==> flow/design.v <==
`timescale 1ns / 1ps
module display7(clk, seg_number, an_number, seg, an, btnU
    );
    input clk, btnU;
    output reg [7:0] seg;
    output reg [3:0] an;
    input wire [3:0] seg_number;
    input wire [1:0] an_number;
    always @ (*)
    begin 
        case(seg_number)
            4'h0: seg = 8'b11000000;
            4'h1: seg = 8'b11111001;
            4'h2: seg = 8'b10100100;
            4'h3: seg = 8'b10110000;
            4'h4: seg = 8'b10011001;
            4'h5: seg = 8'b10010010;
            4'h6: seg = 8'b10000010;
            4'h7: seg = 8'b11111000;
            4'h8: seg = 8'b10000000;
            4'h9: seg = 8'b10010000;
            default: seg = 8'b00000000;
        endcase
        case(an_number)
            2'b00: an = 4'b0111;
            2'b01:
            begin
            an = 4'b1011;
            seg[7] = 0;
            end
            2'b10: an = 4'b1101;
            2'b11: an = 4'b1110;
            default: an = 4'b0000;
        endcase
     end 
endmodule
`timescale 1ns / 1ps
module notes(clk, rst, speaker, signal
    );
    input clk;
    input rst;
    input [1:0] signal;
    output reg speaker;
    reg [3:0] seg_number;
    reg [1:0] an_number;
    reg [7:0] counter;
    always @(posedge clk)
    begin
        if (rst)
        begin
            counter <= 0;
            speaker <= 0;
        end
        else if (signal == 2'b00)
        begin
            counter <= 0;
            speaker <= 0;
        end  
        else if (signal == 2'b01)
        begin
            if(counter==55) counter <= 0; else counter <= counter+1;
            speaker <= counter[5];
        end
        else  
        begin
            if(counter==221) counter <= 0; else counter <= counter+1;
            speaker <= counter[7];
        end
    end
endmodule
`timescale 1ns / 1ps
module randomNumber #(parameter BITS = 5)(
    input clk,
    input rst,
    output reg [4:0] data
    );
   reg [4:0] data_next;
   always @* begin
    data_next[4] = data[4]^data[1];
    data_next[3] = data[3]^data[0];
    data_next[2] = data[2]^data_next[4];
    data_next[1] = data[1]^data_next[3];
    data_next[0] = data[0]^data_next[2];
   end
   always @(posedge clk) begin
    if(rst)
        data <= 5'h1f;
    else
        data <= data_next;
   end
endmodule
`timescale 1ns / 1ps
module clock_1hz(clk, rst, clk_1hz
    );
    input clk;
    input rst;
    output clk_1hz;
    reg clk_1hz;
    reg [12:0] counter;
    always @ (posedge clk)
        if (rst)
            begin
                counter <= 0;
                clk_1hz <= 0;
            end
        else if (counter == 13'd4999)
            begin
                counter <= 0;
                clk_1hz <= 1;
            end
        else
            begin
                clk_1hz <= 0;
                counter <= counter + 1;
            end    
endmodule
`timescale 1ns / 1ps
module clock_500hz(clk, rst, clk_500hz
    );
    input clk;
    input rst;
    output clk_500hz;
    reg clk_500hz;
    reg [3:0] counter;
    always @ (posedge clk)
        begin
            if (rst)
            begin
                counter <= 0;
                clk_500hz <= 0;
            end
            else if (counter == 4'd9)
            begin
                counter <= 0;
                clk_500hz <= 1;
            end
            else
            begin
                clk_500hz <= 0;
                counter <= counter + 1;
            end    
        end
endmodule
`timescale 1ns / 1ps
module bopit(clk, rst, btnR, btnD, btnL, btnU, btnS, sw, seg, an, led, speaker 
    );
    input clk;
    input rst;
    input btnR, btnS, btnD, btnU, btnL;
    input [7:0] sw;
    output reg [7:0] led;
    output [7:0] seg;
    output [3:0] an;
    reg [3:0] seg_number;
    reg [1:0] an_number;
    wire clk_1hz;  
    wire clk_500hz;  
    wire [4:0] randomBop;  
    output wire speaker;
    reg [1:0] signal;  
    reg [7:0] ledCode;
    reg [3:0] bopCode; 
    reg [3:0] ones_seconds;
    reg [3:0] tens_seconds;
    reg [3:0] ones_score;
    reg [3:0] tens_score;
    integer an_toggle;
    integer an_index;
    integer gameOn;
    integer command_type;
    integer command_number;
    integer roundWon;
    integer roundDelay;
    integer fail_count;
    notes bop_notes(
        .clk(clk),
        .rst(rst),
        .signal(signal),
        .speaker(speaker)
    );
    randomNumber randomNum (
        .clk(clk),
        .rst(rst),
        .data(randomBop)
    );
    clock_1hz clock_1 (
		.clk(clk), 
		.rst(rst),
		.clk_1hz(clk_1hz)
	);
    clock_500hz clock_500 (
        .clk(clk),
        .rst(rst),
        .clk_500hz(clk_500hz)
    );
    display7 segmentDisplay (
            .clk(clk), 
            .seg_number(seg_number), 
            .an_number(an_number), 
            .seg(seg), 
            .an(an), 
            .btnU(btnU) 
    );
    always @ (posedge clk)
    if (rst)
    begin
        ones_seconds <= 0;
        tens_seconds <= 0;
        command_type <= 10;
        command_number <= 8;
        an_toggle <= 0;
        an_index <= 0;
        ones_score <= 0;
        tens_score <= 0;
        bopCode <= 0;
        ledCode <= 0;
        gameOn <= 1;
        roundWon <= 0;
        roundDelay <= 0;
        signal <= 0;
        fail_count <= 0;
        seg_number <= 0;
        an_number <= 0;
        led <= 0;
    end
    else
    begin
        if (btnS)
        begin
            roundWon <= 0;
            roundDelay <= 0;
            gameOn <= 1;
            ones_score <= 0;
            tens_score <= 0;
            ones_seconds <= 0;
            tens_seconds <= 0;
            bopCode <= randomBop % 12;
            fail_count <= 0;
        end
        if (!roundWon)
        begin
        case(bopCode)
            0:
            begin  
                if (sw[0])
                begin
                    roundWon <= 1;
                end
                else if(sw[7:0] || btnU || btnL || btnD || btnR)
                begin
                    gameOn <= 0;
                end
            end
            1:
            begin  
                if (sw[1])
                begin
                    roundWon <= 1;
                end
                else if(sw[7:0] || btnU || btnL || btnD || btnR)
                begin
                    gameOn <= 0;
                end
            end
            2:
            begin  
                if (sw[2])
                begin
                    roundWon <= 1;
                end
                else if(sw[7:0] || btnU || btnL || btnD || btnR)
                begin
                    gameOn <= 0;
                end
            end
            3:
            begin  
                if (sw[3])
                begin
                    roundWon <= 1;
                end
                else if(sw[7:0] || btnU || btnL || btnD || btnR)
                begin
                    gameOn <= 0;
                end
            end
            4:
            begin  
                if (sw[4])
                begin
                    roundWon <= 1;
                end
                else if(sw[7:0] || btnU || btnL || btnD || btnR)
                begin
                    gameOn <= 0;
                end
            end
            5:
            begin  
                if (sw[5])
                begin
                    roundWon <= 1;
                end
                else if(sw[7:0] || btnU || btnL || btnD || btnR)
                begin
                    gameOn <= 0;
                end
            end
            6:
            begin  
                if (sw[6])
                begin
                    roundWon <= 1;
                end
                else if(sw[7:0] || btnU || btnL || btnD || btnR)
                begin
                    gameOn <= 0;
                end
            end
            7:
            begin  
                if (sw[7])
                begin
                    roundWon <= 1;
                end
                else if(sw[7:0] || btnU || btnL || btnD || btnR)
                begin
                    gameOn <= 0;
                end
            end
            8:
            begin  
                if (btnU)
                begin
                    roundWon <= 1;
                end
                else if(sw[7:0] || btnU || btnL || btnD || btnR)
                begin
                    gameOn <= 0;
                end
            end
            9:
            begin  
                if (btnR)
                begin
                    roundWon <= 1;
                end
                else if(sw[7:0] || btnU || btnL || btnD || btnR)
                begin
                    gameOn <= 0;
                end
            end
            10:
            begin  
                if (btnD)
                begin
                    roundWon <= 1;
                end
                else if(sw[7:0] || btnU || btnL || btnD || btnR)
                begin
                    gameOn <= 0;
                end
            end
            11:
            begin  
                if (btnL)
                begin
                    roundWon <= 1;
                end
                else if(sw[7:0] || btnU || btnL || btnD || btnR)
                begin
                    gameOn <= 0;
                end
            end
        endcase
        end
        if (clk_1hz && gameOn)
        begin
            if (roundWon)
            begin
                if (roundDelay == 0)
                    signal <= 1;
                if (roundDelay == 1)
                    signal <= 0;
                if (roundDelay == 3)
                begin
                    roundWon <= 0;
                    roundDelay <= 0;
                    bopCode <= randomBop % 12;
                    if (ones_score == 4'b1001)
                    begin
                       ones_score <= 0; 
                       tens_score <= tens_score + 1;
                    end
                    else
                    begin
                       ones_score <= ones_score + 1;
                    end
                end
                else
                begin
                    roundDelay <= roundDelay + 1;
                end
                   ones_seconds <= 0;
                   tens_seconds <= 0;
            end
            else
            begin 
                ones_seconds <= ones_seconds + 1;
                if (ones_seconds == 4'b1001)
                begin
                    ones_seconds <= 0; 
                    tens_seconds <= tens_seconds + 1;
                end
            end
        end
        if (tens_seconds == 4'b0001)
        begin
            ones_seconds <= 0;
            tens_seconds <= 0;
            gameOn <= 0;
        end
        if (clk_500hz && gameOn)  
        begin
            an_index <= an_toggle % 4;
            case(an_index)
                0:
                begin
                    if (bopCode > 4'b0111)  
                    begin
                        seg_number <= 4'b1000;
                        ledCode <= 8'b00000000;
                        led [7:0] <= ledCode [7:0];
                    end
                    else  
                    begin
                        seg_number <= 4'b0101;
                        ledCode <= 8'b00000001 << (bopCode % 8);
                        led [7:0] <= ledCode [7:0];
                    end
                    an_number <= an_index;
                end
                1:
                begin
                    seg_number <= bopCode % 8; 
                    an_number <= an_index;
                end
                2:
                begin
                    seg_number <= tens_seconds;
                    an_number <= an_index;
                end
                3:
                begin
                    seg_number <= ones_seconds;
                    an_number <= an_index;                  
                end
                default:
                begin
                    seg_number <= 0;
                    an_number <= 0;
                end
            endcase
            an_toggle <= an_toggle + 1;
        end
        else if (clk_500hz && !gameOn)
        begin
            if (fail_count != 500)
            begin
                signal <= 2;
                fail_count <= fail_count + 1;
            end
            if (fail_count == 500)
                signal <= 0;
            an_index <= an_toggle % 4;
            case(an_index)
                0:
                begin
                    seg_number <= 0;
                    an_number <= an_index;
                end
                1:
                begin
                    seg_number <= 0;
                    an_number <= an_index;
                end
                2:
                begin
                    seg_number <= tens_score;
                    an_number <= an_index;
                end
                3:
                begin
                    seg_number <= ones_score;
                    an_number <= an_index;                  
                end
                default:
                begin
                    seg_number <= 0;
                    an_number <= 0;
                end
            endcase
            an_toggle <= an_toggle + 1;
        end
    end
endmodule
export LEC_CHECK = 0
export CAP_MARGIN = 15
export CELL_PAD_IN_SITES_GLOBAL_PLACEMENT = 0
export CORE_ASPECT_RATIO = 0.92
export CORE_MARGIN = 2
export CORE_UTILIZATION = 70
export CTS_CLUSTER_DIAMETER = 386
export CTS_CLUSTER_SIZE = 41
export GPL_ROUTABILITY_DRIVEN = 1
export MIN_ROUTING_LAYER = met1
export PLACE_DENSITY_LB_ADDON = 0.0
export SETUP_SLACK_MARGIN = 0.69
export SLEW_MARGIN = 20
create_clock -name core_clock -period 2.34 [get_ports {clk}]
run.sh (not shown) runs the stock make flow with config.mk's settings and CLKGATE_MAP_FILE=.
The first run aborted during global routing.
Next try:
- ABC_AREA: default -> 1
- CAP_MARGIN: 15 -> 20
- CELL_PAD_IN_SITES_GLOBAL_PLACEMENT: 0 -> default
- CORE_ASPECT_RATIO: 0.92 -> default
- CORE_UTILIZATION: 70 -> 72
- CTS_CLUSTER_DIAMETER: 386 -> 398
- CTS_CLUSTER_SIZE: 41 -> default
- GPL_ROUTABILITY_DRIVEN: 1 -> default
- MIN_ROUTING_LAYER: met1 -> default
- PLACE_DENSITY_LB_ADDON: 0.0 -> default
- SETUP_SLACK_MARGIN: 0.69 -> default
After rerunning: Now the flow completed without violations; die area increases by about 7.5%; area after synthesis went up by about 11%; synthesized cell count is higher by 37%.
Next try:
- CTS_CLUSTER_DIAMETER: 398 -> default
- CTS_CLUSTER_SIZE: default -> 99
- PLACE_DENSITY: default -> 0.38
- TNS_END_PERCENT: default -> 10
- clock period: 2.34 -> 6.02 ns (I/O delays scaled with it)
What happened: Final area decreases slightly; setup slack gets better by 2.8 ns; hold slack gains 0.086 ns; combinational power falls by well over a third; via count hardly moves; wire length goes down slightly; synthesized area is unchanged; cell count went down slightly; global-route usage goes down by 1.1 points; non-clock buffer count goes down by 20; power goes down by well over a third.
Next try:
- CTS_CLUSTER_SIZE: 99 -> 71
- PLACE_DENSITY: 0.38 -> default
- PLACE_DENSITY_LB_ADDON: default -> 0.08
- SETUP_SLACK_MARGIN: default -> 0.38
- TNS_END_PERCENT: 10 -> default
- clock period: 6.02 -> 2.24 ns (I/O delays scaled with it)
After rerunning: The changed run finished with setup timing left. Clock-buffer cell count rises by 4. Setup slack gets worse by 3.2 ns. Global-route usage goes up by 3.6 points. Routed wire length rose by 77%. Die area stays the same. Hold slack degrades by 0.17 ns.
Power is estimated from default activity; no workload was simulated.
